quartz:
==> flow/design.v (excerpt) <==
module frameMakerTop (samplePoint, reset, canRX, isError, isStuff, endOverload, BS_onoff, CRCtype, BRS_Stop, invalidBit, CRCcalc_on, CRCtime, ackValue, IDE, EDL, BRS, isRemote, size, frame, frameReady, isStart);
export LEC_CHECK = 0
export ABC_AREA = 1
export CAP_MARGIN = 10
export CORE_ASPECT_RATIO = 0.75
export CORE_MARGIN = 3
export CORE_UTILIZATION = 37
export CTS_CLUSTER_DIAMETER = 332
export HOLD_SLACK_MARGIN = 0.07
export MAX_ROUTING_LAYER = met4
export MIN_ROUTING_LAYER = met2
export SLEW_MARGIN = 20
export TNS_END_PERCENT = 65
create_clock -name core_clock -period 1.79 [get_ports {samplePoint}]
run.sh (not shown) runs the stock make flow with config.mk's settings and CLKGATE_MAP_FILE=.
No crash in quartz: every stage finished, but the layout fails its final checks due to negative setup slack.
--- input diff quartz..willow ---
- clearing MIN_ROUTING_LAYER, which used to be met2
- clearing TNS_END_PERCENT, which used to be 65
- swapping 3 for 2 in CORE_MARGIN
- swapping 37 for 40 in CORE_UTILIZATION
- clearing CORE_ASPECT_RATIO, which used to be 0.75
- clearing MAX_ROUTING_LAYER, which used to be met4
- swapping 10 for 20 in CAP_MARGIN
- clearing HOLD_SLACK_MARGIN, which used to be 0.07
- clearing CTS_CLUSTER_DIAMETER, which used to be 332
- swapping 1.79 for 3.26 in the clock period (ns, I/O delays scaled along)
Notes after the runs:
willow finished every step from synthesis to the final layout, and the layout passed the timing, design-rule and antenna checks. Final design utilization is higher on quartz. Of quartz and willow, the higher total power consumption of the routed design belongs to quartz. As of willow, power in combinational cells had fallen by more than half compared to quartz. As of willow, average routed wire per standard cell had fallen by more than 10% compared to quartz. Worst path setup slack after routing on willow is up relative to quartz. In willow relative to quartz, post-detailed-placement cell area had gone down by a little under 10%.
Input-level comparison between xenon and willow:
- CORE_UTILIZATION changed from 40 to 54
- the clock period (ns, I/O delays scaled along) changed from 3.26 to 2.24
Notes after the runs:
Status | xenon and willow | clean
Total number of nets in the final design went up slightly going from willow to xenon.
Against willow, xenon comes in 5.3 points higher on total global routing track utilization.
xenon vs willow: fraction of area in clock buffers and inverters down
Cell count after placement ended up 73 lower on xenon than on willow.
[compare] base=willow new=xenon: met3 usage in global routing now sits higher; routed via count divided by cell count went up 0.27; power went up by about 40%; worst-margin pin slew lower; largest net degree at the start of global routing now smaller.
xenon vs. willow: clock group total power rose 32%; multi-input logic area higher.
#### Input delta (garnet over xenon)
- swapping 54 for 72 in CORE_UTILIZATION
- swapping 2.24 for 6.77 in the clock period (ns, I/O delays scaled along)
## What came out
garnet ended with less growth of design area from synthesis to finish than xenon. Compare garnet and xenon | global-route usage higher: garnet. | design area | lower: garnet |. Lower final net count was reported by garnet, not xenon. Compared to xenon, the router laid down more metal wire for garnet. xenon reports its start point of the critical path as fc.IDE$_SDFFE_PP0P_ while garnet reports canRX. Portion of the layout cell area used by clock cells was higher in garnet than in xenon. In the metrics for garnet and xenon, the one carrying the lower share of cell area taken by flip-flops and latches is xenon. Violation tally from detailed-route iteration zero: garnet vs xenon up 300%. Between garnet and xenon, the flip-flop and latch count after synthesis does not differ in any meaningful way.

========
Starting RTL as in the previous note.
==> flow/design.v (excerpt) <==
module frameMakerTop (samplePoint, reset, canRX, isError, isStuff, endOverload, BS_onoff, CRCtype, BRS_Stop, invalidBit, CRCcalc_on, CRCtime, ackValue, IDE, EDL, BRS, isRemote, size, frame, frameReady, isStart);
Settings: LEC_CHECK=0, ABC_AREA=1, CAP_MARGIN=20, CORE_MARGIN=2, CORE_UTILIZATION=72, CTS_CLUSTER_DIAMETER=345, PLACE_DENSITY=0.39, SETUP_SLACK_MARGIN=0.9, SLEW_MARGIN=20, TNS_END_PERCENT=5; clock period 3.31 ns.
The first run went through all stages and came out clean.
Edit:
Settings changed: CORE_UTILIZATION 72 to 40, CTS_CLUSTER_DIAMETER 345 to default, PLACE_DENSITY 0.39 to default, SETUP_SLACK_MARGIN 0.9 to default, TNS_END_PERCENT 5 to default.
Clock period 3.31 ns to 5.0 ns, I/O delays scaled along.
Clock power falls by 32%.
Routed wire length fell by 34%.
Setup slack improved by 1.6 ns.
Global-route usage drops by 32 points.
Core utilization went down by 43 points.
Edit:
Settings changed: CORE_UTILIZATION 40 to 72, CTS_CLUSTER_DIAMETER from default to 192, CTS_CLUSTER_SIZE from default to 53, SETUP_SLACK_MARGIN from default to 0.51.
Clock period 5.0 ns to 2.25 ns, I/O delays scaled along.
Result: This time the run did not get past global routing (5_1_grt). Area after synthesis stays the same. Die area shrinks by 43%. Synthesized cell count is unchanged.

========
== north ==
frameMakerTop again, from the RTL that the note above started with.
clock: 5.21 ns
lec_check: 0
abc_area: 0
cap_margin: 20
cell_pad_in_sites_detail_placement: 1
cell_pad_in_sites_global_placement: 1
core_aspect_ratio: 0.82
core_margin: 2
core_utilization: 36
cts_cluster_size: 58
gpl_routability_driven: 1
hold_slack_margin: 0.03
max_routing_layer: met5
place_density_lb_addon: 0.01
slew_margin: 0
tns_end_percent: 40
> inputs changed (north -> south)
Settings: CORE_UTILIZATION now 38, was 36; CELL_PAD_IN_SITES_GLOBAL_PLACEMENT no longer set, was 1; GPL_ROUTABILITY_DRIVEN no longer set, was 1; CORE_ASPECT_RATIO no longer set, was 0.82; PLACE_DENSITY_LB_ADDON no longer set, was 0.01; MAX_ROUTING_LAYER no longer set, was met5; CTS_CLUSTER_SIZE now 11, was 58; GPL_TIMING_DRIVEN now 0, previously not set; CELL_PAD_IN_SITES_DETAIL_PLACEMENT no longer set, was 1; TNS_END_PERCENT no longer set, was 40; SLEW_MARGIN now 20, was 0; HOLD_SLACK_MARGIN no longer set, was 0.03; ABC_AREA no longer set, was 0; the clock period (ns, I/O delays scaled along) now 5.0, was 5.21.
### Flow results
Delta (south minus north): worst-case setup slack after placement now sits lower, number of CTS-inserted buffers +about 8%, die area dropped 5.2%, area growth from synthesis to layout climbed 1.7 points, remaining max-slew budget at the tightest pin increased 13 points. Reported for south and north, cell count listed in synth_stat.txt turned out identical to the last digit. Global-route wire length before repair is higher on north. Clock power in south is about 7% above north.
The following lists how east was set up differently from south:
Settings: TNS_END_PERCENT newly set to 10; GPL_TIMING_DRIVEN removed (was 0); ABC_AREA newly set to 1; CORE_UTILIZATION changed from 38 to 72; CTS_CLUSTER_SIZE changed from 11 to 100; the clock period (ns, I/O delays scaled along) changed from 5.0 to 2.39.
--- outcome ---
Run status, east: aborted in global routing (5_1_grt), error GRT-0232
Between east and south, initial core utilization is lower for south, east comes in above that.
Area after synthesis, east vs south: down by a few percent
Synthesized cell count went up by more than 10% going from south to east.
east gives more total half-perimeter wirelength after legalization and detailed placement than south did.
Setup changes, east to west
Settings: a change of CORE_UTILIZATION from 72 to 40; a deleted CTS_CLUSTER_SIZE that had been 100; an added HOLD_SLACK_MARGIN of 0.07; a deleted TNS_END_PERCENT that had been 10; an added MIN_ROUTING_LAYER of met2; a change of the clock period (ns, I/O delays scaled along) from 2.39 to 5.0.
==> comparison <==
west: full flow OK, the timing, design-rule and antenna checks passed. east -> west: post-DP HPWL decreased by a few percent. Against east, overall die height in west rose by more than a quarter. The lower row count of east and west is in east. Post-place setup slack was higher in west than in east. east -> west: number of cells in the design after placement increased by a little under 10%.
Power is estimated from default activity; no workload was simulated.
